==> design/flow/design.v <==
`timescale 1us / 1ps
module ARTAU(
    input radar_echo,
    input scan_for_target,
    input [31:0] jet_speed,
    input [31:0] max_safe_distance,
    input RST,
    input CLK,
    output reg radar_pulse_trigger,
    output reg [31:0] distance_to_target,
    output reg threat_detected,
    output reg [1:0] ARTAU_state
);
reg [31:0] distance1;   
reg [31:0] distance2;   
reg [11:0] elapsed_time;   
reg have_prev;          
parameter c0 = 300000000;   
parameter radar_pulse_duration = 300;   
parameter max_listen_time = 2000;   
parameter assess_timeout = 3000;   
wire [40:0] echo_product = c0 * elapsed_time;
wire [40:0] echo_distance = echo_product / 2000;
wire [11:0] elapsed_ms = elapsed_time / 1000;
wire [44:0] predicted_distance = distance2 + jet_speed * elapsed_ms;
always @(posedge CLK or posedge RST) begin
    if (RST) begin
        ARTAU_state <= 2'b00;   
        radar_pulse_trigger <= 0;
        distance_to_target <= 0;
        threat_detected <= 0;
        distance1 <= 0;
        elapsed_time <= 0;
        have_prev <= 0;
    end else begin
        case (ARTAU_state)
            2'b00:   
                if (scan_for_target) begin
                    radar_pulse_trigger <= 1;
                    ARTAU_state <= 2'b01;   
                end
            2'b01:   
                if (elapsed_time < radar_pulse_duration) begin
                    radar_pulse_trigger <= 1;
                    elapsed_time <= elapsed_time + 100;   
                end else begin
                    radar_pulse_trigger <= 0;
                    elapsed_time <= 0;
                    ARTAU_state <= 2'b10;   
                end
            2'b10:   
                if (elapsed_time < max_listen_time) begin
                    if (radar_echo) begin
                        distance1 <= distance2;
                        distance2 <= echo_distance[31:0];
                        elapsed_time <= 0;
                        if (have_prev) begin
                            ARTAU_state <= 2'b11;   
                        end else begin
                            have_prev <= 1;
                            radar_pulse_trigger <= 1;
                            ARTAU_state <= 2'b01;   
                        end
                    end else begin
                        elapsed_time <= elapsed_time + 100;
                    end
                end else begin
                    ARTAU_state <= 2'b00;
                    radar_pulse_trigger <= 0;
                    distance_to_target <= 0;
                    threat_detected <= 0;
                    elapsed_time <= 0;
                    have_prev <= 0;
                end
            2'b11:   
                if (elapsed_time < assess_timeout) begin
                    distance_to_target <= distance2;
                    threat_detected <= (predicted_distance < distance1) && distance2 < max_safe_distance;
                    if (scan_for_target) begin
                        radar_pulse_trigger <= 1;
                        elapsed_time <= 0;
                        ARTAU_state <= 2'b01;   
                    end else begin
                        elapsed_time <= elapsed_time + 100;
                    end
                end else begin
                    ARTAU_state <= 2'b00;
                    radar_pulse_trigger <= 0;
                    distance_to_target <= 0;
                    threat_detected <= 0;
                    elapsed_time <= 0;
                    have_prev <= 0;
                end
        endcase
    end
end
endmodule
module ECSU(
    input CLK,
    input RST,
    input thunderstorm,
    input [5:0] wind,
    input [1:0] visibility,
    input signed [7:0] temperature,
    output reg severe_weather,
    output reg emergency_landing_alert,
    output reg [1:0] ECSU_state
);
    parameter ALL_CLEAR = 2'b00;
    parameter CAUTION = 2'b01;
    parameter HIGH_ALERT = 2'b10;
    parameter EMERGENCY = 2'b11;
    reg [1:0] current_state, next_state;
    always @(posedge CLK or posedge RST) begin
        if (RST) begin
            current_state <= ALL_CLEAR;
        end else begin
            current_state <= next_state;
        end
    end
    always @(*) begin
        severe_weather = (current_state == HIGH_ALERT) || (current_state == EMERGENCY);
        emergency_landing_alert = (current_state == EMERGENCY);
        ECSU_state = current_state;
    end
    always @(*) begin
        next_state = current_state;
        case (current_state)
            ALL_CLEAR: begin
                if (wind >= 11 && wind <= 15)  
                    next_state = CAUTION;
                else if (visibility == 2'b01)  
                    next_state = CAUTION;
                else if (thunderstorm || wind > 15 || temperature > 35 || temperature < -35 || visibility == 2'b11) begin
                    next_state = HIGH_ALERT;
                end
            end
            CAUTION: begin
                if (wind <= 10 && visibility == 2'b00)  
                    next_state = ALL_CLEAR;
                else if (thunderstorm || wind > 15 || temperature > 35 || temperature < -35 || visibility == 2'b11) begin
                    next_state = HIGH_ALERT;
                end
            end
            HIGH_ALERT: begin
                if (temperature < -40 || temperature > 40 || wind > 20) begin
                    next_state = EMERGENCY;
                end else if (!thunderstorm && wind <= 10 && temperature >= -35 && temperature <= 35 && visibility != 2'b11) begin
                    next_state = CAUTION;
                end
            end
            EMERGENCY: begin
            end
        endcase
    end
endmodule
`timescale 1us / 1ps
module ICMS(
    input CLK,
    input RST,
    input radar_echo,
    input scan_for_target,
    input [31:0] jet_speed,
    input [31:0] max_safe_distance,
    input [5:0] wind,
    input thunderstorm,
    input [1:0] visibility,
    input signed [7:0] temperature,
    output radar_pulse_trigger,
    output [31:0] distance_to_target,
    output safe_to_engage,
    output threat_detected,
    output emergency_landing_alert,
    output [1:0] ECSU_state,  
    output [1:0] ARTAU_state
);
   wire severe_weather;
   ARTAU artau_inst (
       .radar_echo(radar_echo),
       .scan_for_target(scan_for_target),
       .jet_speed(jet_speed),
       .max_safe_distance(max_safe_distance),
       .RST(RST),
       .CLK(CLK),
       .radar_pulse_trigger(radar_pulse_trigger),
       .distance_to_target(distance_to_target),
       .threat_detected(threat_detected),
       .ARTAU_state(ARTAU_state)
   );
   ECSU ecsu_inst (
       .CLK(CLK),
       .RST(RST),
       .thunderstorm(thunderstorm),
       .wind(wind),
       .visibility(visibility),
       .temperature(temperature),
       .severe_weather(severe_weather),
       .emergency_landing_alert(emergency_landing_alert),
       .ECSU_state(ECSU_state)
   );
   assign safe_to_engage = (threat_detected) && (!severe_weather);
endmodule
==> design/flow/run.sh <==
#!/bin/bash
# the make line also repeats each setting of config.mk as NAME=value (left out here)
make -C /OpenROAD-flow-scripts/flow DESIGN_CONFIG=/design/flow/config.mk WORK_HOME=/design/flow/orfs CLKGATE_MAP_FILE= finish
==> design/flow/config.mk <==
export PLATFORM = sky130hd
export DESIGN_NAME = ICMS
export DESIGN_NICKNAME = ICMS
export VERILOG_FILES = /design/flow/design.v
export SDC_FILE = /design/flow/constraint.sdc
export NUM_CORES = 4
export LEC_CHECK = 0
export ABC_AREA = 1
export CAP_MARGIN = 20
export CORE_MARGIN = 2
export CORE_UTILIZATION = 58
export CTS_CLUSTER_DIAMETER = 237
export SLEW_MARGIN = 20
export TNS_END_PERCENT = 5
==> design/flow/constraint.sdc <==
create_clock -name core_clock -period 22.3 [get_ports {CLK}]
set_input_delay 4.4600 -clock core_clock [delete_from_list [all_inputs] [get_ports {CLK}]]
set_output_delay 4.4600 -clock core_clock [all_outputs]
set_load 0.01 [all_outputs]
==> results of run 1 <==
[routing by layer]
metal  global-route usage, %  wire, um  part of all wire, %
met4                    8.01      1580                  2.5
met5                       0         0                    0
met3                    2.33      2370                  3.8
met1                    38.0     28500                   45
met2                    48.7     30300                   48
[what timing repair did]
action	CTS	global route
hold buffers	0	0
setup endpoints to repair	2	4
gates resized	21	297
setup buffers	4	78
gates cloned	0	3
pin swaps	2	137
[area by class of cell]
type,count,area share (%)
Multi-Input combinational cell,2645,69.4
Sequential cell,110,10.4
Inverter,664,9.13
Timing Repair Buffer,235,7.59
Tap cell,532,2.37
Clock buffer,10,0.852
Clock inverter,6,0.236
Antenna cell,1,0.00892
==> run notes, run 1 <==
Item: results of the latest flow run.

- The core utilization before placement is 58.5%.
- The critical path in the final layout is reported with a setup slack of 502 ps.
- The biggest area consumer among synthesized cells is sky130_fd_sc_hd__ha_1.
- The synthesis-to-finish area growth is 18.3%.
- The run finished with no timing, DRC or antenna violations.
- The main flop type after synthesis is sky130_fd_sc_hd__dfrtp_1.
- The share of the synthesized area in the top cell type is 16.5%.
- The depth of the worst register-to-register path is 172.
- The number of buffers and inverters on the critical path is 23.
- The final core utilization is 69.2%.
- The half-perimeter wire length of the detailed placement result is 50100 um.
- The area recorded from the Yosys report for this design is 23700 um^2.
- The first TritonRoute pass finished after 8 iterations.
- The via count of the first global-routing pass is 20800.
- The worst path required time is 22420 ps.
- The last weighted congestion value of the routability-driven placer is 0.936.
- Counting buffers and inverters, the worst setup path is 172 cells deep.
- The critical path is of the reg -> reg type.
- The destination of the critical timing path is artau_inst.distance2[0].
- The average wire per cell in the routed design is 14.9 um.
- The area fraction in mux cells is 0%.
- The Yosys step of the flow raised 2 warnings.
- The capture point of the worst register-to-register path is recorded as artau_inst.distance2[0].
- The total of fill cells in the finished design is 3484.
- Leaving out buffers and inverters, the combinational logic in the layout accounts for 19500 um^2.
- The synthesized instance count is 3448.
- The OpenROAD warning count is 56.
- Once placement completed, the tool counted placed cells totaling 4099.
- According to the floorplan report, the die height is 206 um.
- Entering global routing, the biggest net connects 80 pins.
- Global routing finished with a remaining overflow of 0.
- The maximum number of buffers from clock root to sink is 2.
- The synthesis stat section lists a flop and latch total of 110.
- Yosys mapped the design onto 77 distinct sky130hd cell types.
- For this block, the via count after detailed routing is 22500.
- The most frequent cell on the critical path is sky130_fd_sc_hd__nand2_2.
- For this design, the slowest cell found on the critical path is sky130_fd_sc_hd__fa_1.
- The average via count per standard cell is 5.34.
- Headroom to the max-slew limit came out at 29.2%.
- STA classifies the critical path startpoint as a flip-flop.
- The number of design rule violations left after detail routing is 0.
- The clock slew at the register clock pins of the worst setup and hold paths is 80 ps.
- TritonCTS built the clock tree.
- The type of the worst min-delay path is reg -> reg.
- The clock root buffer is sky130_fd_sc_hd__clkbuf_16.
- The maximum operating frequency is 45.9 MHz.
- In the hold timing report, the worst path depth is 2.
- The number of flops mapped to enable cells by yosys is 31.
- After Yosys synthesis, AND-OR and OR-AND compound gates account for 10.6% of the synthesized area.
- The main logic family after synthesis is simple AND/OR/NAND/NOR gates.
- The startpoint of the worst hold path is artau_inst.distance1[17].
- The mean instance size in the synthesized netlist is 6.88 um^2.
- The tool flagged a number of max-cap violations equal to 0.
- The post-placement setup slack is -553 ps.
- The post-layout instance area is 28000 um^2.
- Buffers placed on the I/O ports in this run total 123.
- The number of clock sinks is 110.
- Buffers inserted during clock tree synthesis total 9.
- The residual antenna-violating net count after detailed routing is 0.
- The post-route worst hold slack is 491 ps.
- Yosys attributes the largest share of cell area to sky130_fd_sc_hd__ha_1 17%, sky130_fd_sc_hd__nand2_1 12%, sky130_fd_sc_hd__inv_1 9.2%.
- The data arrival time reported for the critical path is 21920 ps.
- 125 I/O pins were placed.
- Between clock sinks in the finished design, the worst skew comes to 9.94 ps.
- The number of setup violations in the final report is 0.
- In the finished design, the share of the clock period the worst path needs comes to 97.7%.
- The number of slew-limit violations in the final report is 0.
- The kind of end point of the critical path is a flip-flop.
- The synthesized-area fraction occupied by and/or/nand/nor cells is 37.4%.
- The area fraction in xor and xnor cells is 5.15%.
- The overall global routing resource usage is 28.3%.
- The family with the most delay on the worst path is simple AND/OR/NAND/NOR gates.
- The report shows a maximum critical-path fanout of 9.
- The beginning of the worst register-to-register path is artau_inst.elapsed_time[4].
- The clock H-tree reported by CTS has 3 levels.
- Looking at the hold checks, the worst path lands on artau_inst.distance1[17].
- The number of cells in Yosys stat is 3448.
- The shortest period the worst path allows is 21800 ps.
- At the pin with the least slew margin, the transition time is 1060 ps.
- After Yosys synthesis, full adders, half adders and majority gates account for 23.0% of the synthesized area.
- The register area is 2920 um^2.
- The mapped cell area is 23700 um^2.
- For this run, the slowest stage of the critical path takes 560 ps.
- The sequential share of the synthesized area is 12.3%.
- The final report lists a non-filler cell total of 4203.
- The accumulated negative setup slack is 0 ps.
- The clock network latency to the later pin of the worst-skew pair is 390 ps.
- The initial antenna violation count is 1.
- The instance area at placement is 25600 um^2.
- The total length of routed wires is 62800 um.
- In the synthesized netlist the async set-or-reset flop fraction comes to 71.8%.
- The first global-routing pass estimated 98700 um of wire.
- The most numerous cell in the Yosys netlist is sky130_fd_sc_hd__nand2_1.
- According to the floorplan log, the row count is 74.
- After the first detailed-routing iteration, the DRC count stood at 1329.
- Setup repair after global routing could not meet its margin everywhere.
- The net count of the finished layout is 4140.
- OpenSTA lists the critical path startpoint as artau_inst.elapsed_time[4].
- The x dimension of the die is 206 um.
- The count of final hold-check violations is 0.
- The register-to-register path setup slack is 500 ps.
- The synthesis run shows the most used standard cells to be 760 x sky130_fd_sc_hd__nand2_1, 584 x sky130_fd_sc_hd__inv_1, 313 x sky130_fd_sc_hd__ha_1.
- The area of the chip is 42500 um^2.
- The placeable core region is 40600 um^2.
==> run 2: changes to the inputs <==
ABC_AREA = 0   (was 1)
CORE_UTILIZATION = 17   (was 58)
CTS_CLUSTER_DIAMETER = 220   (was 237)
MAX_ROUTING_LAYER = met4   (was not set)
MIN_ROUTING_LAYER = met1   (was not set)
PLACE_DENSITY_LB_ADDON = 0.17   (was not set)
SETUP_SLACK_MARGIN = 1.67   (was not set)
TNS_END_PERCENT = not set   (was 5)
clock period = 28.4 ns   (was 22.3 ns; I/O delays follow)
==> run notes, run 2 <==
Item: results of the latest flow run.

- The family with the most delay on the worst path is AND-OR/OR-AND gates (was simple AND/OR/NAND/NOR gates).
- The global-route wire length before repair was 140000 um (was 98700 um).
- The type of the worst min-delay path is reg -> reg (unchanged).
- The maximum fanout along the worst path is 8 (was 9).
- The main flop type after synthesis is sky130_fd_sc_hd__dfrtp_1 (unchanged).
- The destination of the critical timing path is artau_inst.distance2[1] (was artau_inst.distance2[0]).
- The via count of the first global-routing pass is 24200 (was 20800).
- The share of the synthesized area in the top cell type was 15.8% (was 16.5%).
- The net count of the finished layout is 3975 (was 4140).
- The biggest area consumer among synthesized cells was sky130_fd_sc_hd__ha_1 (unchanged).
- The total of hold buffers inserted after clock tree synthesis was 0 (unchanged).
- The count of final hold-check violations is 0 (unchanged).
- The die outline height is 385 um (was 206 um).
- The main logic family after synthesis is AND-OR/OR-AND gates (was simple AND/OR/NAND/NOR gates).
- The number of cells in Yosys stat is 3088 (was 3448).
- The clock root buffer is sky130_fd_sc_hd__clkbuf_16 (unchanged).
- The number of antenna repair diodes was 0 (was 1).
- The shortest period the worst path allows is 25960 ps (was 21800 ps).
- The area fraction in xor and xnor cells is 6.12% (was 5.15%).
- The clock network latency to the later pin of the worst-skew pair is 430 ps (was 390 ps).
- The maximum operating frequency is 38.5 MHz (was 45.9 MHz).
- The beginning of the worst register-to-register path is artau_inst.elapsed_time[3] (was artau_inst.elapsed_time[4]).
- The first-pass detailed-route iteration total is 7 (was 8).
- The instance area at placement is 29500 um^2 (was 25600 um^2).
- The global route total overflow is 0 (unchanged).
- The AND-OR/OR-AND share of the synthesized area came to 29.8% (was 10.6%).
- The area fraction in full adders, half adders and majority gates came to 22.2% (was 23.0%).
- The average wire per cell in the routed design was 16.9 um (was 14.9 um).
- The final core utilization is 23.3% (was 69.2%).
- The synthesis warning total is 2 (unchanged).
- The biggest cell delay along the critical path is 630 ps (was 560 ps).
- The beginning of the critical path is artau_inst.elapsed_time[3] (was artau_inst.elapsed_time[4]).
- Run status: finished clean (unchanged).
- The number of levels in the clock H-tree is 3 (unchanged).
- The half-perimeter wire length of the detailed placement result is 72600 um (was 50100 um).
- The number of slew-limit violations in the final report was 0 (unchanged).
- The most numerous cell in the Yosys netlist is sky130_fd_sc_hd__ha_1 (was sky130_fd_sc_hd__nand2_1).
- The kind of end point of the critical path is a flip-flop (unchanged).
- The area of the chip is 148000 um^2 (was 42500 um^2).
- The number of buffers and inverters on the critical path is 18 (was 23).
- The cell with the largest stage delay on the worst path is sky130_fd_sc_hd__fa_2 (was sky130_fd_sc_hd__fa_1).
- The depth of the worst register-to-register path is 106 (was 172).
- The initial antenna violation count is 1 (unchanged).
- The end of the worst register-to-register path is artau_inst.distance2[1] (was artau_inst.distance2[0]).
- The overall global routing resource usage is 12.1% (was 28.3%).
- The sequential share of the synthesized area was 11.8% (was 12.3%).
- The worst path required time was 28580 ps (was 22420 ps).
- The critical path class is reg -> reg (unchanged).
- The mapped cell area was 24700 um^2 (was 23700 um^2).
- The synthesized-area fraction occupied by and/or/nand/nor cells is 19.7% (was 37.4%).
- The violation count after the first detailed-route iteration is 1274 (was 1329).
- The total number of vias is 25000 (was 22500).
- The number of setup violations in the final report is 0 (unchanged).
- The final standard cell count with taps included and fillers excluded was 5408 (was 4203).
- The number of flops mapped to enable cells by yosys is 31 (unchanged).
- The actual slew at the worst max-slew pin is 1300 ps (was 1060 ps).
- The count of port buffers added during placement is 123 (unchanged).
- The path length in cells of the critical path came to 106 (was 172).
- The number of instances in the synthesized netlist is 3088 (was 3448).
- The total length of routed wires was 91400 um (was 62800 um).
- The maximum number of buffers from clock root to sink was 2 (unchanged).
- The final critical-path share of the clock period came to 91.4% (was 97.7%).
- The last weighted congestion value of the routability-driven placer is 0.845 (was 0.936).
- The startpoint kind of the worst setup timing path is a flip-flop (unchanged).
- The endpoint of the worst hold-timing path is artau_inst.distance1[1] (was artau_inst.distance1[17]).
- The clock tree from TritonCTS is yes (unchanged).
- The synthesis-to-finish area growth is 36.1% (was 18.3%).
- The number of clock sinks is 110 (unchanged).
- The area fraction in mux cells is 4.08% (was 0%).
- The smallest setup slack after layout is 2440 ps (was 502 ps).
- The clock slew at the register clock pins of the worst setup and hold paths is 100 ps (was 80 ps).
- The number of design rule violations left after detail routing is 0 (unchanged).
- The data arrival time of the critical path is 26140 ps (was 21920 ps).
- The post-layout instance area is 33600 um^2 (was 28000 um^2).
- The core utilization before placement was 17.2% (was 58.5%).
- The share of flip-flops with an asynchronous set or reset is 71.8% (unchanged).
- The residual antenna-violating net count after detailed routing is 0 (unchanged).
- The OpenROAD warning count is 53 (was 56).
- Unrepaired setup endpoints after global routing: false (was true).
- The number of cells on the worst hold path was 2 (unchanged).
- The placeable core region was 144000 um^2 (was 40600 um^2).
- The x dimension of the die came to 385 um (was 206 um).
- Most frequent cells after synthesis: 313 x sky130_fd_sc_hd__ha_1, 303 x sky130_fd_sc_hd__nand2_1, 272 x sky130_fd_sc_hd__inv_1 (was 760 x sky130_fd_sc_hd__nand2_1, 584 x sky130_fd_sc_hd__inv_1, 313 x sky130_fd_sc_hd__ha_1).
- The count of placed standard cells including taps is 5223 (was 4099).
- The pin count of the biggest net entering global routing is 48 (was 80).
- Cells taking the most area after synthesis: sky130_fd_sc_hd__ha_1 16%, sky130_fd_sc_hd__dfrtp_1 8.0%, sky130_fd_sc_hd__fa_1 6.2% (was sky130_fd_sc_hd__ha_1 17%, sky130_fd_sc_hd__nand2_1 12%, sky130_fd_sc_hd__inv_1 9.2%).
- The relative slew slack was 12.5% (was 29.2%).
- The startpoint of the worst hold path is artau_inst.distance1[1] (was artau_inst.distance1[17]).
- The total of max-cap violations came to 0 (unchanged).
- The post-synthesis chip area from yosys came to 24700 um^2 (was 23700 um^2).
- The register-to-register path setup slack is 2440 ps (was 500 ps).
- The flip-flop and latch count after synthesis is 110 (unchanged).
- The average via count per standard cell was 4.62 (was 5.34).
- The number of top-level design ports is 125 (unchanged).
- The number of cell rows came to 139 (was 74).
- The worst-case clock skew is 21.5 ps (was 9.94 ps).
- The most frequent cell on the critical path is sky130_fd_sc_hd__buf_4 (was sky130_fd_sc_hd__nand2_2).
- The mean instance size in the synthesized netlist is 8.00 um^2 (was 6.88 um^2).
- The post-placement setup slack is -257 ps (was -553 ps).
- The total clock buffers created by CTS came to 9 (unchanged).
- The number of distinct library cells after synthesis came to 149 (was 77).
-- run 2: metrics by stage --
step	TNS (ps)	hold WS (ps)
after CTS	0	498
after global routing	0	520
after detailed placement	-512	474
after floorplan	0	450
final	0	492
after global placement	0	473
-- run 2: routing by layer --
metal	track usage (%)	vias up	share of wire, %
met1	16.0	12200	48
met4	1.78	0	0.94
met3	1.05	34	2.3
met2	20.2	376	49
li1	-	12400	-
met5	-	-	0
-- run 2: final cells by class --
cell class                      instances  area [um^2]
Multi-Input combinational cell       2599        22800
Clock buffer                            9          225
Tap cell                             1903         2380
Timing Repair Buffer                  500         4150
Inverter                              280         1060
Clock inverter                          7         88.8
Sequential cell                       110         2920
Fill cell                           15800       110000
-- run 2: timing repair --
action | 4_1_cts | 5_1_grt
resized | 102 | 389
gates cloned | 0 | 3
pin swaps | 18 | 169
endpoints found under the setup margin | 4 | 4
buffers inserted | 21 | 145
==> run 3: changes to the inputs <==
ABC_AREA = 1   (was 0)
CAP_MARGIN = 0   (was 20)
CORE_UTILIZATION = 71   (was 17)
CTS_CLUSTER_DIAMETER = 227   (was 220)
CTS_CLUSTER_SIZE = 46   (was not set)
GPL_ROUTABILITY_DRIVEN = 1   (was not set)
GPL_TIMING_DRIVEN = 1   (was not set)
HOLD_SLACK_MARGIN = -0.1   (was not set)
MIN_ROUTING_LAYER = not set   (was met1)
PLACE_DENSITY_LB_ADDON = not set   (was 0.17)
SETUP_SLACK_MARGIN = 5.0   (was 1.67)
SLEW_MARGIN = 30   (was 20)
clock period = 17.0 ns   (was 28.4 ns; I/O delays follow)
==> run notes, run 3 <==
Implementation numbers.

- The most numerous cell in the Yosys netlist was sky130_fd_sc_hd__nand2_1 (was sky130_fd_sc_hd__ha_1).
- The number of levels in the clock H-tree was 3 (unchanged).
- The x dimension of the die is 187 um (was 385 um).
- The main logic family after synthesis is simple AND/OR/NAND/NOR gates (was AND-OR/OR-AND gates).
- The total clock buffers created by CTS is 9 (unchanged).
- The post-placement setup slack came to -4430 ps (was -257 ps).
- Most frequent cells after synthesis: 760 x sky130_fd_sc_hd__nand2_1, 584 x sky130_fd_sc_hd__inv_1, 313 x sky130_fd_sc_hd__ha_1 (was 313 x sky130_fd_sc_hd__ha_1, 303 x sky130_fd_sc_hd__nand2_1, 272 x sky130_fd_sc_hd__inv_1).
- The core utilization before placement is 72.5% (was 17.2%).
- The last weighted congestion value of the routability-driven placer came to 1.02 (was 0.845).
- The number of top-level design ports was 125 (unchanged).
- It got as far as global routing (5_1_grt) and failed there.
- The flip-flop and latch count after synthesis is 110 (unchanged).
- The count of placed standard cells including taps is 4449 (was 5223).
- The area fraction in mux cells is 0% (was 4.08%).
- The maximum number of buffers from clock root to sink is 2 (unchanged).
- The number of cell rows came to 66 (was 139).
- The instance area at placement is 29500 um^2 (about the same).
- The main flop type after synthesis is sky130_fd_sc_hd__dfrtp_1 (unchanged).
- The half-perimeter wire length of the detailed placement result was 62500 um (was 72600 um).
- The share of the synthesized area in the top cell type is 16.5% (was 15.8%).
- The AND-OR/OR-AND share of the synthesized area is 10.6% (was 29.8%).
- The synthesis warning total is 2 (unchanged).
- The number of instances in the synthesized netlist came to 3448 (was 3088).
- The total of hold buffers inserted after clock tree synthesis was 0 (unchanged).
- The area fraction in xor and xnor cells is 5.15% (was 6.12%).
- The count of port buffers added during placement is 123 (unchanged).
- The area of the chip was 34900 um^2 (was 148000 um^2).
- The die outline height is 187 um (was 385 um).
- The post-synthesis chip area from yosys is 23700 um^2 (was 24700 um^2).
- The number of distinct library cells after synthesis is 77 (was 149).
- Cells taking the most area after synthesis: sky130_fd_sc_hd__ha_1 17%, sky130_fd_sc_hd__nand2_1 12%, sky130_fd_sc_hd__inv_1 9.2% (was sky130_fd_sc_hd__ha_1 16%, sky130_fd_sc_hd__dfrtp_1 8.0%, sky130_fd_sc_hd__fa_1 6.2%).
- The sequential share of the synthesized area is 12.3% (was 11.8%).
- The placeable core region is 32700 um^2 (was 144000 um^2).
- The number of cells in Yosys stat came to 3448 (was 3088).
- The biggest area consumer among synthesized cells is sky130_fd_sc_hd__ha_1 (unchanged).
- The area fraction in full adders, half adders and majority gates came to 23.0% (was 22.2%).
- The tool reported: "[ERROR GRT-0116] Global routing finished with congestion. Check the congestion regions in the DRC Viewer".
- The mean instance size in the synthesized netlist came to 6.88 um^2 (was 8.00 um^2).
- The share of flip-flops with an asynchronous set or reset is 71.8% (unchanged).
- The number of clock sinks is 110 (unchanged).
- The global route total overflow is 106.
- For this run, the total global-route usage over all layers was measured as 76.9%.
- The clock root buffer is sky130_fd_sc_hd__clkbuf_16 (unchanged).
- The number of flops mapped to enable cells by yosys came to 31 (unchanged).
- The synthesized-area fraction occupied by and/or/nand/nor cells came to 37.4% (was 19.7%).
- Run status: aborted with a tool error (was finished clean).
- The mapped cell area is 23700 um^2 (was 24700 um^2).
-- run 3: what timing repair did --
| action | CTS |
|---|---|
| endpoints found under the setup margin | 19 |
| gates resized | 210 |
| setup buffers | 82 |
| pin swaps | 133 |
| gates cloned | 1 |
-- run 3: per-layer routing --
metal  global-route usage, %  GRT overflow
met5                       -             -
met4                    82.5            52
met3                    57.0             2
met2                    95.9            52
met1                    71.3             0
==> run 4: changes to the inputs <==
ABC_AREA = not set   (was 1)
CAP_MARGIN = 20   (was 0)
CORE_UTILIZATION = 65   (was 71)
CTS_CLUSTER_DIAMETER = not set   (was 227)
CTS_CLUSTER_SIZE = not set   (was 46)
GPL_ROUTABILITY_DRIVEN = not set   (was 1)
GPL_TIMING_DRIVEN = not set   (was 1)
HOLD_SLACK_MARGIN = not set   (was -0.1)
SETUP_SLACK_MARGIN = 4.35   (was 5.0)
SLEW_MARGIN = 20   (was 30)
clock period = 24.4 ns   (was 17.0 ns; I/O delays follow)
==> run notes, run 4 <==
Implementation numbers.

- The count of port buffers added during placement is 123 (unchanged).
- The share of flip-flops with an asynchronous set or reset is 71.8% (unchanged).
- The number of distinct library cells after synthesis is 149 (was 77).
- The number of top-level design ports is 125 (unchanged).
- The half-perimeter wire length of the detailed placement result is 72100 um (was 62500 um).
- The x dimension of the die is 199 um (was 187 um).
- The share of the synthesized area in the top cell type is 15.8% (was 16.5%).
- The area fraction in mux cells is 4.08% (was 0%).
- The main flop type after synthesis is sky130_fd_sc_hd__dfrtp_1 (unchanged).
- Global routing used 76.9% of the available tracks across all layers.
- The AND-OR/OR-AND share of the synthesized area is 29.8% (was 10.6%).
- The die outline height came to 199 um (was 187 um).
- The last weighted congestion value of the routability-driven placer is 1.06 (was 1.02).
- The biggest area consumer among synthesized cells is sky130_fd_sc_hd__ha_1 (unchanged).
- Run status: aborted with a tool error (unchanged).
- Recorded from the global router log, the overflow total was 63.
- The most numerous cell in the Yosys netlist is sky130_fd_sc_hd__ha_1 (was sky130_fd_sc_hd__nand2_1).
- The post-placement setup slack is -1680 ps (was -4430 ps).
- The number of instances in the synthesized netlist is 3088 (was 3448).
- The area fraction in xor and xnor cells was 6.12% (was 5.15%).
- The flip-flop and latch count after synthesis was 110 (unchanged).
- The clock root buffer is sky130_fd_sc_hd__clkbuf_16 (unchanged).
- The main logic family after synthesis is AND-OR/OR-AND gates (was simple AND/OR/NAND/NOR gates).
- The synthesis warning total is 2 (unchanged).
- The sequential share of the synthesized area is 11.8% (was 12.3%).
- The area fraction in full adders, half adders and majority gates came to 22.2% (was 23.0%).
- The placeable core region is 37600 um^2 (was 32700 um^2).
- The stopping stage is global routing (5_1_grt) (unchanged).
- The number of cells in Yosys stat came to 3088 (was 3448).
- The synthesized-area fraction occupied by and/or/nand/nor cells is 19.7% (was 37.4%).
- The core utilization before placement is 65.8% (was 72.5%).
- The post-synthesis chip area from yosys was 24700 um^2 (was 23700 um^2).
- The number of flops mapped to enable cells by yosys came to 31 (unchanged).
- The number of clock sinks is 110 (unchanged).
- The number of cell rows was 71 (was 66).
- The maximum number of buffers from clock root to sink is 2 (unchanged).
- The number of levels in the clock H-tree came to 3 (unchanged).
- The area of the chip is 39600 um^2 (was 34900 um^2).
- The mapped cell area was 24700 um^2 (was 23700 um^2).
- Error that ended the run: [ERROR GRT-0232] Routing congestion too high. Check the congestion heatmap in the GUI (was [ERROR GRT-0116] Global routing finished with congestion. Check the congestion regions in the DRC Viewer.).
- The total clock buffers created by CTS is 9 (unchanged).
- The mean instance size in the synthesized netlist is 8.00 um^2 (was 6.88 um^2).
- Cells taking the most area after synthesis: sky130_fd_sc_hd__ha_1 16%, sky130_fd_sc_hd__dfrtp_1 8.0%, sky130_fd_sc_hd__fa_1 6.2% (was sky130_fd_sc_hd__ha_1 17%, sky130_fd_sc_hd__nand2_1 12%, sky130_fd_sc_hd__inv_1 9.2%).
- The total of hold buffers inserted after clock tree synthesis was 0 (unchanged).
- Most frequent cells after synthesis: 313 x sky130_fd_sc_hd__ha_1, 303 x sky130_fd_sc_hd__nand2_1, 272 x sky130_fd_sc_hd__inv_1 (was 760 x sky130_fd_sc_hd__nand2_1, 584 x sky130_fd_sc_hd__inv_1, 313 x sky130_fd_sc_hd__ha_1).
-- run 4: layer usage --
metal,global-route usage [%],overflow
met5,-,-
met4,68.4,18
met3,65.0,8
met2,91.7,33
met1,75.6,4
-- run 4: per-stage QoR --
| stage | utilization (%) | instance area, um^2 | hold WS, ps | cells | setup TNS (ps) |
|---|---|---|---|---|---|
| 2_1_floorplan | - | 25500 | 450 | 3094 | -2530 |
| 3_3_place_gp | 87.4 | 32800 | 462 | 4413 | -1930 |
| 3_5_place_dp | 87.4 | 32800 | 490 | 4413 | -4940 |
| 4_1_cts | 92.3 | 34700 | 511 | 4503 | -1580 |
-- run 4: what timing repair did --
action | in CTS
pin swaps | 80
buffers inserted | 72
gates cloned | 2
resized | 186
setup endpoints to repair | 9
==> run 5: changes to the inputs <==
ABC_AREA = 0   (was not set)
CAP_MARGIN = 25   (was 20)
CELL_PAD_IN_SITES_DETAIL_PLACEMENT = 2   (was not set)
CELL_PAD_IN_SITES_GLOBAL_PLACEMENT = 0   (was not set)
CORE_ASPECT_RATIO = 1.06   (was not set)
CORE_MARGIN = 4   (was 2)
CORE_UTILIZATION = 40   (was 65)
CTS_CLUSTER_SIZE = 68   (was not set)
HOLD_SLACK_MARGIN = 0.29   (was not set)
SETUP_SLACK_MARGIN = 2.23   (was 4.35)
TNS_END_PERCENT = 25   (was not set)
clock period = 26.8 ns   (was 24.4 ns; I/O delays follow)
==> run notes, run 5 <==
Implementation numbers.

- Run status: aborted with a tool error (unchanged).
- The stopping stage is global routing (5_1_grt) (unchanged).
- The post-placement setup slack is -3320 ps (was -1680 ps).
- The number of top-level design ports is 125 (unchanged).
- The number of distinct library cells after synthesis is 149 (unchanged).
- The main logic family after synthesis is AND-OR/OR-AND gates (unchanged).
- The area fraction in mux cells is 4.08% (unchanged).
- The number of flops mapped to enable cells by yosys is 31 (unchanged).
- The maximum number of buffers from clock root to sink was 2 (unchanged).
- The synthesis warning total is 2 (unchanged).
- The number of cell rows is 93 (was 71).
- The area of the chip is 65800 um^2 (was 39600 um^2).
- The synthesized-area fraction occupied by and/or/nand/nor cells is 19.7% (unchanged).
- The number of clock sinks came to 110 (unchanged).
- The biggest area consumer among synthesized cells is sky130_fd_sc_hd__ha_1 (unchanged).
- The flip-flop and latch count after synthesis is 110 (unchanged).
- The area fraction in xor and xnor cells is 6.12% (unchanged).
- The half-perimeter wire length of the detailed placement result is 100000 um (was 72100 um).
- The instance area at placement is 28800 um^2 (was 32800 um^2).
- The count of port buffers added during placement is 123 (unchanged).
- The post-synthesis chip area from yosys is 24700 um^2 (unchanged).
- The total of hold buffers inserted after clock tree synthesis is 0 (unchanged).
- The number of levels in the clock H-tree is 3 (unchanged).
- The die outline height is 264 um (was 199 um).
- The number of instances in the synthesized netlist is 3088 (unchanged).
- The area fraction in full adders, half adders and majority gates is 22.2% (unchanged).
- The number of cells in Yosys stat is 3088 (unchanged).
- The main flop type after synthesis was sky130_fd_sc_hd__dfrtp_1 (unchanged).
- The core utilization before placement is 40.5% (was 65.8%).
- The total clock buffers created by CTS is 9 (unchanged).
- Most frequent cells after synthesis: 313 x sky130_fd_sc_hd__ha_1, 303 x sky130_fd_sc_hd__nand2_1, 272 x sky130_fd_sc_hd__inv_1 (unchanged).
- The placeable core region came to 61000 um^2 (was 37600 um^2).
- The count of placed standard cells including taps came to 4130 (was 4413).
- The x dimension of the die came to 249 um (was 199 um).
- The most numerous cell in the Yosys netlist was sky130_fd_sc_hd__ha_1 (unchanged).
- The clock root buffer is sky130_fd_sc_hd__clkbuf_16 (unchanged).
- The mapped cell area is 24700 um^2 (unchanged).
- Cells taking the most area after synthesis: sky130_fd_sc_hd__ha_1 16%, sky130_fd_sc_hd__dfrtp_1 8.0%, sky130_fd_sc_hd__fa_1 6.2% (unchanged).
- The sequential share of the synthesized area is 11.8% (unchanged).
- The AND-OR/OR-AND share of the synthesized area is 29.8% (unchanged).
- The share of flip-flops with an asynchronous set or reset came to 71.8% (unchanged).
- The share of the synthesized area in the top cell type is 15.8% (unchanged).
- The mean instance size in the synthesized netlist was 8.00 um^2 (unchanged).
- The last weighted congestion value of the routability-driven placer is 0.953 (was 1.06).
-- run 5: repair_timing --
item / in CTS
cloned: 2
setup endpoints to repair: 8
pin swaps: 136
setup buffers: 166
resized: 316
==> run 6: changes to the inputs <==
ABC_AREA = not set   (was 0)
CAP_MARGIN = 20   (was 25)
CELL_PAD_IN_SITES_DETAIL_PLACEMENT = 1   (was 2)
CELL_PAD_IN_SITES_GLOBAL_PLACEMENT = not set   (was 0)
CORE_ASPECT_RATIO = not set   (was 1.06)
CORE_MARGIN = 2   (was 4)
CORE_UTILIZATION = 66   (was 40)
CTS_CLUSTER_SIZE = 29   (was 68)
HOLD_SLACK_MARGIN = not set   (was 0.29)
MAX_ROUTING_LAYER = not set   (was met4)
PLACE_DENSITY_LB_ADDON = 0.19   (was not set)
SETUP_SLACK_MARGIN = 3.14   (was 2.23)
SLEW_MARGIN = 5   (was 20)
TNS_END_PERCENT = not set   (was 25)
clock period = 36.0 ns   (was 26.8 ns; I/O delays follow)
==> run notes, run 6 <==
Implementation numbers.

- Run status: aborted with a tool error (unchanged).
- The stopping stage is detailed placement (3_5_place_dp) (was global routing (5_1_grt)).
- The tool reported: "[ERROR DPL-0033] detailed placement checks failed during check placement".
- The area fraction in mux cells is 4.08% (unchanged).
- The count of port buffers added during placement is 123 (unchanged).
- The area fraction in full adders, half adders and majority gates is 22.2% (unchanged).
- The sequential share of the synthesized area was 11.8% (unchanged).
- The core utilization before placement came to 67.3% (was 40.5%).
- Cells taking the most area after synthesis: sky130_fd_sc_hd__ha_1 16%, sky130_fd_sc_hd__dfrtp_1 8.0%, sky130_fd_sc_hd__fa_1 6.2% (unchanged).
- The mean instance size in the synthesized netlist is 8.00 um^2 (unchanged).
- The flip-flop and latch count after synthesis is 110 (unchanged).
- The AND-OR/OR-AND share of the synthesized area is 29.8% (unchanged).
- The mapped cell area was 24700 um^2 (unchanged).
- The area fraction in xor and xnor cells was 6.12% (unchanged).
- The die outline height is 197 um (was 264 um).
- The last weighted congestion value of the routability-driven placer is 0.978 (was 0.953).
- The share of flip-flops with an asynchronous set or reset was 71.8% (unchanged).
- The main flop type after synthesis is sky130_fd_sc_hd__dfrtp_1 (unchanged).
- The synthesized-area fraction occupied by and/or/nand/nor cells is 19.7% (unchanged).
- The area of the chip is 39000 um^2 (was 65800 um^2).
- The number of cell rows is 70 (was 93).
- The post-synthesis chip area from yosys was 24700 um^2 (unchanged).
- The number of instances in the synthesized netlist is 3088 (unchanged).
- The share of the synthesized area in the top cell type is 15.8% (unchanged).
- The placeable core region is 36700 um^2 (was 61000 um^2).
- The main logic family after synthesis is AND-OR/OR-AND gates (unchanged).
- The x dimension of the die is 197 um (was 249 um).
- Most frequent cells after synthesis: 313 x sky130_fd_sc_hd__ha_1, 303 x sky130_fd_sc_hd__nand2_1, 272 x sky130_fd_sc_hd__inv_1 (unchanged).
- The synthesis warning total came to 2 (unchanged).
- The number of cells in Yosys stat came to 3088 (unchanged).
- The number of distinct library cells after synthesis was 149 (unchanged).
- The number of top-level design ports is 125 (unchanged).
- The number of flops mapped to enable cells by yosys came to 31 (unchanged).
- The most numerous cell in the Yosys netlist is sky130_fd_sc_hd__ha_1 (unchanged).
- The biggest area consumer among synthesized cells was sky130_fd_sc_hd__ha_1 (unchanged).
run 6: stage by stage:
stage | std cells | worst slack (ps) | hold slack [ps]
floorplan | 3094 | 9110 | 450
global placement | 3594 | 5060 | 467
==> run 7: changes to the inputs <==
CELL_PAD_IN_SITES_DETAIL_PLACEMENT = not set   (was 1)
CORE_UTILIZATION = 72   (was 66)
CTS_CLUSTER_DIAMETER = 396   (was not set)
CTS_CLUSTER_SIZE = 97   (was 29)
PLACE_DENSITY_LB_ADDON = not set   (was 0.19)
SETUP_SLACK_MARGIN = 1.5   (was 3.14)
SLEW_MARGIN = 20   (was 5)
clock period = 11.4 ns   (was 36.0 ns; I/O delays follow)
==> run notes, run 7 <==
Implementation numbers.

- The number of flops mapped to enable cells by yosys was 31 (unchanged).
- Error that ended the run: [ERROR DPL-0038] Utilization greater than 100%, impossible to legalize (was [ERROR DPL-0033] detailed placement checks failed during check placement.).
- The x dimension of the die was 189 um (was 197 um).
- The count of port buffers added during placement is 123 (unchanged).
- Run status: aborted with a tool error (unchanged).
- The flip-flop and latch count after synthesis is 110 (unchanged).
- The area fraction in mux cells is 4.08% (unchanged).
- The area fraction in full adders, half adders and majority gates is 22.2% (unchanged).
- The main flop type after synthesis is sky130_fd_sc_hd__dfrtp_1 (unchanged).
- The post-synthesis chip area from yosys is 24700 um^2 (unchanged).
- The mapped cell area is 24700 um^2 (unchanged).
- The number of cells in Yosys stat was 3088 (unchanged).
- The AND-OR/OR-AND share of the synthesized area came to 29.8% (unchanged).
- The area fraction in xor and xnor cells is 6.12% (unchanged).
- The core utilization before placement came to 73.3% (was 67.3%).
- The number of cell rows was 67 (was 70).
- Most frequent cells after synthesis: 313 x sky130_fd_sc_hd__ha_1, 303 x sky130_fd_sc_hd__nand2_1, 272 x sky130_fd_sc_hd__inv_1 (unchanged).
- The number of top-level design ports is 125 (unchanged).
- The share of flip-flops with an asynchronous set or reset is 71.8% (unchanged).
- The area of the chip is 35800 um^2 (was 39000 um^2).
- The most numerous cell in the Yosys netlist is sky130_fd_sc_hd__ha_1 (unchanged).
- The placeable core region came to 33700 um^2 (was 36700 um^2).
- The biggest area consumer among synthesized cells is sky130_fd_sc_hd__ha_1 (unchanged).
- Cells taking the most area after synthesis: sky130_fd_sc_hd__ha_1 16%, sky130_fd_sc_hd__dfrtp_1 8.0%, sky130_fd_sc_hd__fa_1 6.2% (unchanged).
- The synthesized-area fraction occupied by and/or/nand/nor cells is 19.7% (unchanged).
- The main logic family after synthesis is AND-OR/OR-AND gates (unchanged).
- The share of the synthesized area in the top cell type was 15.8% (unchanged).
- The sequential share of the synthesized area is 11.8% (unchanged).
- The die outline height is 189 um (was 197 um).
- The number of distinct library cells after synthesis came to 149 (unchanged).
- The last weighted congestion value of the routability-driven placer is 1.08 (was 0.978).
- The synthesis warning total was 2 (unchanged).
- The stopping stage is detailed placement (3_5_place_dp) (unchanged).
- The number of instances in the synthesized netlist is 3088 (unchanged).
- The mean instance size in the synthesized netlist came to 8.00 um^2 (unchanged).
==> run 7: through the flow <==
stage / TNS [ps] / setup slack, ps
3_3_place_gp: -139320 / -13490
2_1_floorplan: -139780 / -14030
==> run 8: changes to the inputs <==
ABC_AREA = 1   (was not set)
CORE_UTILIZATION = 71   (was 72)
CTS_CLUSTER_DIAMETER = 221   (was 396)
CTS_CLUSTER_SIZE = 73   (was 97)
HOLD_SLACK_MARGIN = -0.07   (was not set)
PLACE_DENSITY_LB_ADDON = 0.22   (was not set)
SETUP_SLACK_MARGIN = not set   (was 1.5)
TNS_END_PERCENT = 5   (was not set)
clock period = 19.2 ns   (was 11.4 ns; I/O delays follow)
==> run notes, run 8 <==
Implementation numbers.

- Run status: aborted with a tool error (unchanged).
- The stopping stage is global routing (5_1_grt) (was detailed placement (3_5_place_dp)).
- Error that ended the run: [ERROR GRT-0232] Routing congestion too high. Check the congestion heatmap in the GUI (was [ERROR DPL-0038] Utilization greater than 100%, impossible to legalize).
- The number of distinct library cells after synthesis is 77 (was 149).
- The number of instances in the synthesized netlist is 3448 (was 3088).
- The maximum number of buffers from clock root to sink is 2.
- Most frequent cells after synthesis: 760 x sky130_fd_sc_hd__nand2_1, 584 x sky130_fd_sc_hd__inv_1, 313 x sky130_fd_sc_hd__ha_1 (was 313 x sky130_fd_sc_hd__ha_1, 303 x sky130_fd_sc_hd__nand2_1, 272 x sky130_fd_sc_hd__inv_1).
- The most numerous cell in the Yosys netlist is sky130_fd_sc_hd__nand2_1 (was sky130_fd_sc_hd__ha_1).
- The placeable core region is 32700 um^2 (was 33700 um^2).
- The number of cells in Yosys stat was 3448 (was 3088).
- Cells taking the most area after synthesis: sky130_fd_sc_hd__ha_1 17%, sky130_fd_sc_hd__nand2_1 12%, sky130_fd_sc_hd__inv_1 9.2% (was sky130_fd_sc_hd__ha_1 16%, sky130_fd_sc_hd__dfrtp_1 8.0%, sky130_fd_sc_hd__fa_1 6.2%).
- The synthesis warning total is 2 (unchanged).
- The die outline height is 187 um (was 189 um).
- The half-perimeter wire length of the detailed placement result is 59900 um.
- The overall global routing resource usage is 80.0%.
- The main flop type after synthesis is sky130_fd_sc_hd__dfrtp_1 (unchanged).
- The number of flops mapped to enable cells by yosys is 31 (unchanged).
- The mean instance size in the synthesized netlist came to 6.88 um^2 (was 8.00 um^2).
- The number of cell rows is 66 (was 67).
- The area of the chip is 34900 um^2 (was 35800 um^2).
- The core utilization before placement is 72.5% (was 73.3%).
- The share of flip-flops with an asynchronous set or reset is 71.8% (unchanged).
- The AND-OR/OR-AND share of the synthesized area is 10.6% (was 29.8%).
- The area fraction in full adders, half adders and majority gates is 23.0% (was 22.2%).
- The share of the synthesized area in the top cell type is 16.5% (was 15.8%).
- The post-placement setup slack is -2290 ps.
- The biggest area consumer among synthesized cells was sky130_fd_sc_hd__ha_1 (unchanged).
- The area fraction in mux cells is 0% (was 4.08%).
- The clock root buffer is sky130_fd_sc_hd__clkbuf_16.
- The total of hold buffers inserted after clock tree synthesis is 0.
- The global route total overflow is 146.
- The number of clock sinks is 110.
- The flip-flop and latch count after synthesis is 110 (unchanged).
- Per the CTS log, the maximum H-tree level is 3.
- The total clock buffers created by CTS is 9.
- The last weighted congestion value of the routability-driven placer was 0.989 (was 1.08).
- The number of top-level design ports is 125 (unchanged).
- The main logic family after synthesis was simple AND/OR/NAND/NOR gates (was AND-OR/OR-AND gates).
- The mapped cell area is 23700 um^2 (was 24700 um^2).
- The count of port buffers added during placement is 123 (unchanged).
- The sequential share of the synthesized area is 12.3% (was 11.8%).
- The post-synthesis chip area from yosys is 23700 um^2 (was 24700 um^2).
- The synthesized-area fraction occupied by and/or/nand/nor cells is 37.4% (was 19.7%).
- The area fraction in xor and xnor cells came to 5.15% (was 6.12%).
- The x dimension of the die is 187 um (was 189 um).
[run 8: repair_timing]
| item | 4_1_cts |
|---|---|
| pin swaps | 169 |
| gates cloned | 1 |
| gates resized | 257 |
| buffers inserted | 50 |
| endpoints found under the setup margin | 5 |
[run 8: through the flow]
step                utilization (%)  instance area (um^2)  instances
detailed placement             88.5                 28900       4445
global placement               88.5                 28900       4445
CTS                            94.0                 30700       4512
floorplan                         -                 23900       3454
[run 8: layer usage]
layer / overflow / track usage (%)
met5: 0 / 37.8
met4: 60 / 83.6
met3: 1 / 67.7
met2: 78 / 96.1
met1: 7 / 76.7
==> run 9: changes to the inputs <==
ABC_AREA = not set   (was 1)
CORE_UTILIZATION = 65   (was 71)
CTS_CLUSTER_DIAMETER = 225   (was 221)
HOLD_SLACK_MARGIN = not set   (was -0.07)
PLACE_DENSITY_LB_ADDON = not set   (was 0.22)
clock period = 23.5 ns   (was 19.2 ns; I/O delays follow)
==> run notes, run 9 <==
Implementation numbers.

- The share of flip-flops with an asynchronous set or reset is 71.8% (unchanged).
- The number of distinct library cells after synthesis is 149 (was 77).
- The post-synthesis chip area from yosys is 24700 um^2 (was 23700 um^2).
- The sequential share of the synthesized area is 11.8% (was 12.3%).
- The number of top-level design ports is 125 (unchanged).
- The maximum number of buffers from clock root to sink came to 2 (unchanged).
- The total clock buffers created by CTS is 9 (unchanged).
- The number of cell rows was 71 (was 66).
- The AND-OR/OR-AND share of the synthesized area was 29.8% (was 10.6%).
- The last weighted congestion value of the routability-driven placer was 1.07 (was 0.989).
- The main logic family after synthesis is AND-OR/OR-AND gates (was simple AND/OR/NAND/NOR gates).
- Run status: aborted with a tool error (unchanged).
- The placeable core region was 37600 um^2 (was 32700 um^2).
- The mapped cell area is 24700 um^2 (was 23700 um^2).
- The core utilization before placement is 65.8% (was 72.5%).
- The x dimension of the die is 199 um (was 187 um).
- The area fraction in mux cells is 4.08% (was 0%).
- The number of clock sinks is 110 (unchanged).
- The mean instance size in the synthesized netlist is 8.00 um^2 (was 6.88 um^2).
- The flip-flop and latch count after synthesis came to 110 (unchanged).
- Most frequent cells after synthesis: 313 x sky130_fd_sc_hd__ha_1, 303 x sky130_fd_sc_hd__nand2_1, 272 x sky130_fd_sc_hd__inv_1 (was 760 x sky130_fd_sc_hd__nand2_1, 584 x sky130_fd_sc_hd__inv_1, 313 x sky130_fd_sc_hd__ha_1).
- The post-placement setup slack is -3010 ps (was -2290 ps).
- The synthesis warning total is 2 (unchanged).
- The count of placed standard cells including taps is 4440 (was 4445).
- The area fraction in full adders, half adders and majority gates was 22.2% (was 23.0%).
- The half-perimeter wire length of the detailed placement result is 70100 um (was 59900 um).
- Cells taking the most area after synthesis: sky130_fd_sc_hd__ha_1 16%, sky130_fd_sc_hd__dfrtp_1 8.0%, sky130_fd_sc_hd__fa_1 6.2% (was sky130_fd_sc_hd__ha_1 17%, sky130_fd_sc_hd__nand2_1 12%, sky130_fd_sc_hd__inv_1 9.2%).
- The number of instances in the synthesized netlist came to 3088 (was 3448).
- The number of flops mapped to enable cells by yosys is 31 (unchanged).
- The die outline height came to 199 um (was 187 um).
- The stopping stage is global routing (5_1_grt) (unchanged).
- The count of port buffers added during placement is 123 (unchanged).
- The synthesized-area fraction occupied by and/or/nand/nor cells came to 19.7% (was 37.4%).
- The clock root buffer is sky130_fd_sc_hd__clkbuf_16 (unchanged).
- The number of cells in Yosys stat is 3088 (was 3448).
- The biggest area consumer among synthesized cells is sky130_fd_sc_hd__ha_1 (unchanged).
- The area fraction in xor and xnor cells is 6.12% (was 5.15%).
- The area of the chip is 39600 um^2 (was 34900 um^2).
- The main flop type after synthesis was sky130_fd_sc_hd__dfrtp_1 (unchanged).
- The most numerous cell in the Yosys netlist is sky130_fd_sc_hd__ha_1 (was sky130_fd_sc_hd__nand2_1).
- The share of the synthesized area in the top cell type is 15.8% (was 16.5%).
- The number of levels in the clock H-tree is 3 (unchanged).
run 9: through the flow:
| step | util (%) | setup TNS, ps | cell area [um^2] |
|---|---|---|---|
| CTS | 91.3 | -5740 | 34300 |
| detailed placement | 87.8 | -10860 | 33000 |
| global placement | 87.8 | -5190 | 33000 |
| floorplan | - | -5880 | 25500 |
run 9: what timing repair did:
item,4_1_cts
pin swaps,63
gates resized,120
buffers inserted,49
hold buffers,0
endpoints found under the setup margin,5
==> run 10: changes to the inputs <==
ABC_AREA = 1   (was not set)
CORE_UTILIZATION = 71   (was 65)
CTS_CLUSTER_DIAMETER = 236   (was 225)
CTS_CLUSTER_SIZE = 33   (was 73)
HOLD_SLACK_MARGIN = -0.1   (was not set)
PLACE_DENSITY = 0.95   (was not set)
TNS_END_PERCENT = not set   (was 5)
clock period = 19.6 ns   (was 23.5 ns; I/O delays follow)
==> run notes, run 10 <==
Implementation numbers.

- The area fraction in xor and xnor cells is 5.15% (was 6.12%).
- The area fraction in full adders, half adders and majority gates is 23.0% (was 22.2%).
- The number of cells in Yosys stat is 3448 (was 3088).
- The number of instances in the synthesized netlist was 3448 (was 3088).
- The sequential share of the synthesized area is 12.3% (was 11.8%).
- The biggest area consumer among synthesized cells is sky130_fd_sc_hd__ha_1 (unchanged).
- The half-perimeter wire length of the detailed placement result is 69800 um (was 70100 um).
- The number of clock sinks is 110 (unchanged).
- The synthesized-area fraction occupied by and/or/nand/nor cells was 37.4% (was 19.7%).
- The global route total overflow is 1746.
- Most frequent cells after synthesis: 760 x sky130_fd_sc_hd__nand2_1, 584 x sky130_fd_sc_hd__inv_1, 313 x sky130_fd_sc_hd__ha_1 (was 313 x sky130_fd_sc_hd__ha_1, 303 x sky130_fd_sc_hd__nand2_1, 272 x sky130_fd_sc_hd__inv_1).
- The last weighted congestion value of the routability-driven placer is 1.01 (was 1.07).
- The overall global routing resource usage is 97.6%.
- The number of levels in the clock H-tree came to 3 (unchanged).
- The synthesis warning total is 2 (unchanged).
- The share of flip-flops with an asynchronous set or reset is 71.8% (unchanged).
- The number of distinct library cells after synthesis is 77 (was 149).
- The total clock buffers created by CTS is 9 (unchanged).
- The maximum number of buffers from clock root to sink is 2 (unchanged).
- The mean instance size in the synthesized netlist was 6.88 um^2 (was 8.00 um^2).
- The core utilization before placement is 72.5% (was 65.8%).
- The main flop type after synthesis is sky130_fd_sc_hd__dfrtp_1 (unchanged).
- Run status: aborted with a tool error (unchanged).
- The post-synthesis chip area from yosys is 23700 um^2 (was 24700 um^2).
- The share of the synthesized area in the top cell type was 16.5% (was 15.8%).
- The AND-OR/OR-AND share of the synthesized area came to 10.6% (was 29.8%).
- The post-placement setup slack is -2890 ps (was -3010 ps).
- The area fraction in mux cells is 0% (was 4.08%).
- The placeable core region came to 32700 um^2 (was 37600 um^2).
- The die outline height is 187 um (was 199 um).
- The total of hold buffers inserted after clock tree synthesis is 0 (unchanged).
- The clock root buffer is sky130_fd_sc_hd__clkbuf_16 (unchanged).
- The flip-flop and latch count after synthesis came to 110 (unchanged).
- Cells taking the most area after synthesis: sky130_fd_sc_hd__ha_1 17%, sky130_fd_sc_hd__nand2_1 12%, sky130_fd_sc_hd__inv_1 9.2% (was sky130_fd_sc_hd__ha_1 16%, sky130_fd_sc_hd__dfrtp_1 8.0%, sky130_fd_sc_hd__fa_1 6.2%).
- The number of flops mapped to enable cells by yosys is 31 (unchanged).
- The mapped cell area is 23700 um^2 (was 24700 um^2).
- The area of the chip was 34900 um^2 (was 39600 um^2).
- The x dimension of the die was 187 um (was 199 um).
- The main logic family after synthesis is simple AND/OR/NAND/NOR gates (was AND-OR/OR-AND gates).
- The tool reported: "[ERROR GRT-0116] Global routing finished with congestion. Check the congestion regions in the DRC Viewer".
- The count of placed standard cells including taps is 4402 (was 4440).
- The number of top-level design ports was 125 (unchanged).
- The instance area at placement came to 28600 um^2 (was 33000 um^2).
- The count of port buffers added during placement is 123 (unchanged).
- The number of cell rows is 66 (was 71).
- The stopping stage is global routing (5_1_grt) (unchanged).
- The most numerous cell in the Yosys netlist is sky130_fd_sc_hd__nand2_1 (was sky130_fd_sc_hd__ha_1).
[run 10: repair_timing]
| item | 4_1_cts |
|---|---|
| endpoints found under the setup margin | 6 |
| cloned | 2 |
| gates resized | 358 |
| setup buffers | 77 |
| pin swaps | 151 |
[run 10: routing by layer]
metal,GRT overflow,global-route usage (%)
met5,8,61.5
met3,27,84.4
met1,48,90.6
met4,458,108
met2,1205,115
==> run 11: changes to the inputs <==
ABC_AREA = 0   (was 1)
CELL_PAD_IN_SITES_GLOBAL_PLACEMENT = 1   (was not set)
CORE_ASPECT_RATIO = 0.5   (was not set)
CORE_UTILIZATION = 63   (was 71)
CTS_CLUSTER_DIAMETER = 179   (was 236)
CTS_CLUSTER_SIZE = 99   (was 33)
GPL_ROUTABILITY_DRIVEN = 0   (was not set)
HOLD_SLACK_MARGIN = -0.05   (was -0.1)
PLACE_DENSITY = not set   (was 0.95)
SETUP_SLACK_MARGIN = -2.0   (was not set)
TNS_END_PERCENT = 10   (was not set)
clock period = 30.0 ns   (was 19.6 ns; I/O delays follow)
==> run notes, run 11 <==
Item: results of the latest flow run.

- In this design, the stage delay of the slowest critical-path cell is 700 ps.
- The total clock buffers created by CTS is 9 (unchanged).
- The maximum number of buffers from clock root to sink is 2 (unchanged).
- The clock tree from TritonCTS is yes.
- Setup slack on the worst reg-to-reg path comes out at -210 ps.
- The die outline height was 144 um (was 187 um).
- The core utilization before placement came to 63.7% (was 72.5%).
- The via count of the first global-routing pass is 22900.
- Most frequent cells after synthesis: 313 x sky130_fd_sc_hd__ha_1, 303 x sky130_fd_sc_hd__nand2_1, 272 x sky130_fd_sc_hd__inv_1 (was 760 x sky130_fd_sc_hd__nand2_1, 584 x sky130_fd_sc_hd__inv_1, 313 x sky130_fd_sc_hd__ha_1).
- The total of max-cap violations is 0.
- The smallest setup slack after layout is -212 ps.
- The clock root buffer is sky130_fd_sc_hd__clkbuf_16 (unchanged).
- The global-route wire length before repair is 114000 um.
- Per the skew report, the later register of the worst-skew pair sees a clock latency of 390 ps.
- Per the layout area report, the combinational gate area comes to 20500 um^2.
- The number of buffers and inverters on the critical path is 11.
- Across all hold checks on the routed design, the worst slack comes to 497 ps.
- The destination of the critical timing path is artau_inst.distance2[0].
- For this block, the routed nets add up to 69500 um of wire.
- STA classifies the critical path endpoint as a flip-flop.
- The number of top-level design ports is 125 (unchanged).
- The mapped cell area came to 24700 um^2 (was 23700 um^2).
- The worst hold path was traced through 2 stages.
- At the end of the flow the core is filled with cells to 69.7%.
- Endpoints with negative setup slack in the final report add up to 2.
- The area fraction in mux cells is 4.08% (was 0%).
- Per the final report, max-transition violations number 0.
- The biggest area consumer among synthesized cells is sky130_fd_sc_hd__ha_1 (unchanged).
- The end of the worst register-to-register path is artau_inst.distance2[0].
- The worst setup path is launched from a flip-flop.
- The number of instances in the synthesized netlist is 3088 (was 3448).
- The total of hold buffers inserted after clock tree synthesis is 0 (unchanged).
- The layout checks failed on negative setup slack.
- The shortest period the worst path allows is 30210 ps.
- Data arrives at the worst endpoint at 30340 ps.
- Max fanout on the critical path was recorded as 15.
- The number of cell rows was 51 (was 66).
- The synthesized-area fraction occupied by and/or/nand/nor cells is 19.7% (was 37.4%).
- The most numerous cell in the Yosys netlist is sky130_fd_sc_hd__ha_1 (was sky130_fd_sc_hd__nand2_1).
- The worst hold path begins at artau_inst.distance1[1].
- The AND-OR/OR-AND share of the synthesized area was 29.8% (was 10.6%).
- The synthesis-to-finish area growth is 9.41%.
- The placeable core region is 38800 um^2 (was 32700 um^2).
- The largest individual stage delay along the critical path comes from the cell sky130_fd_sc_hd__or4_1.
- Summing over the stages, the warning tally comes to 56.
- Cells taking the most area after synthesis: sky130_fd_sc_hd__ha_1 16%, sky130_fd_sc_hd__dfrtp_1 8.0%, sky130_fd_sc_hd__fa_1 6.2% (was sky130_fd_sc_hd__ha_1 17%, sky130_fd_sc_hd__nand2_1 12%, sky130_fd_sc_hd__inv_1 9.2%).
- The post-synthesis chip area from yosys is 24700 um^2 (was 23700 um^2).
- At the pin with the least slew margin, the transition time is 1070 ps.
- The count of port buffers added during placement is 123 (unchanged).
- The pin count of the biggest net entering global routing is 49.
- By instance count, the cell type seen most on the critical path is sky130_fd_sc_hd__ha_1.
- The number of clock sinks is 110 (unchanged).
- Run status: complete, but fails checks (was aborted with a tool error).
- The flip-flop and latch count after synthesis is 110 (unchanged).
- The mean instance size in the synthesized netlist is 8.00 um^2 (was 6.88 um^2).
- The flow reports an fmax of 33.1 MHz.
- The area fraction in xor and xnor cells is 6.12% (was 5.15%).
- The average wire per cell in the routed design is 18.7 um.
- The routed layout reports a DRC error count of 0.
- The share of flip-flops with an asynchronous set or reset came to 71.8% (unchanged).
- The depth of the worst register-to-register path is 102.
- Before antenna repair, the detailed router went through 6 iterations.
- The count of final hold-check violations is 0.
- The area of the chip was 40900 um^2 (was 34900 um^2).
- The number of levels in the clock H-tree is 3 (unchanged).
- The critical path class is reg -> reg.
- Clock-pin slew was measured on the worst setup and hold paths at 80 ps.
- The final antenna diode tally reported by the flow is 0.
- The initial antenna violation count is 1.
- The synthesis warning total is 2 (unchanged).
- The required time at the worst endpoint is listed as 30130 ps.
- The path length in cells of the critical path is 102.
- For this run, the post-layout net count is 3647.
- The beginning of the worst register-to-register path is artau_inst.elapsed_time[10].
- The timing report attributes the biggest portion of critical-path delay to AND-OR/OR-AND gates.
- The worst hold path terminates at artau_inst.distance1[1].
- After routing the design area is 27000 um^2.
- The beginning of the critical path is artau_inst.elapsed_time[10].
- The main logic family after synthesis is AND-OR/OR-AND gates (was simple AND/OR/NAND/NOR gates).
- The routed design shows a via density per instance of 6.53.
- The final layout report lists a filler cell count of 3326.
- The register area is 2910 um^2.
- The number of flops mapped to enable cells by yosys is 31 (unchanged).
- The number of cells in Yosys stat is 3088 (was 3448).
- The overall global routing resource usage is 33.6%.
- The relative slew slack is 28.5%.
- The half-perimeter wire length of the detailed placement result was 55900 um (was 69800 um).
- The worst-case clock skew is 19.1 ps.
- The main flop type after synthesis is sky130_fd_sc_hd__dfrtp_1 (unchanged).
- Once detail routing completed, the nets flagged for antenna violations numbered 0.
- The share of the synthesized area in the top cell type came to 15.8% (was 16.5%).
- The violation count after the first detailed-route iteration is 1978.
[run 11: cell type report]
| class | count | share of cell area, % |
|---|---|---|
| clock buffers | 13 | 1.00 |
| clock inverters | 3 | 0.0879 |
| inverters | 280 | 3.91 |
| multi-input cells | 2598 | 75.8 |
| flip-flops and latches | 110 | 10.8 |
| well taps | 530 | 2.45 |
| repair buffers | 173 | 5.94 |
[run 11: metrics by stage]
| stage | std cells |
|---|---|
| finish | 3707 |
| global route | 3707 |
| detailed placement | 3685 |
| global placement | 3685 |
| floorplan | 3094 |
| CTS | 3701 |
[run 11: per-layer routing]
metal	wire length [um]	track usage (%)
met1	31200	45.3
met2	32300	57.9
met3	4380	3.00
met4	1700	9.64
met5	0	0
[run 11: repair_timing]
item / CTS / global route
resized: 0 / 40
buffers inserted: 0 / 6
setup endpoints to repair: 0 / 3
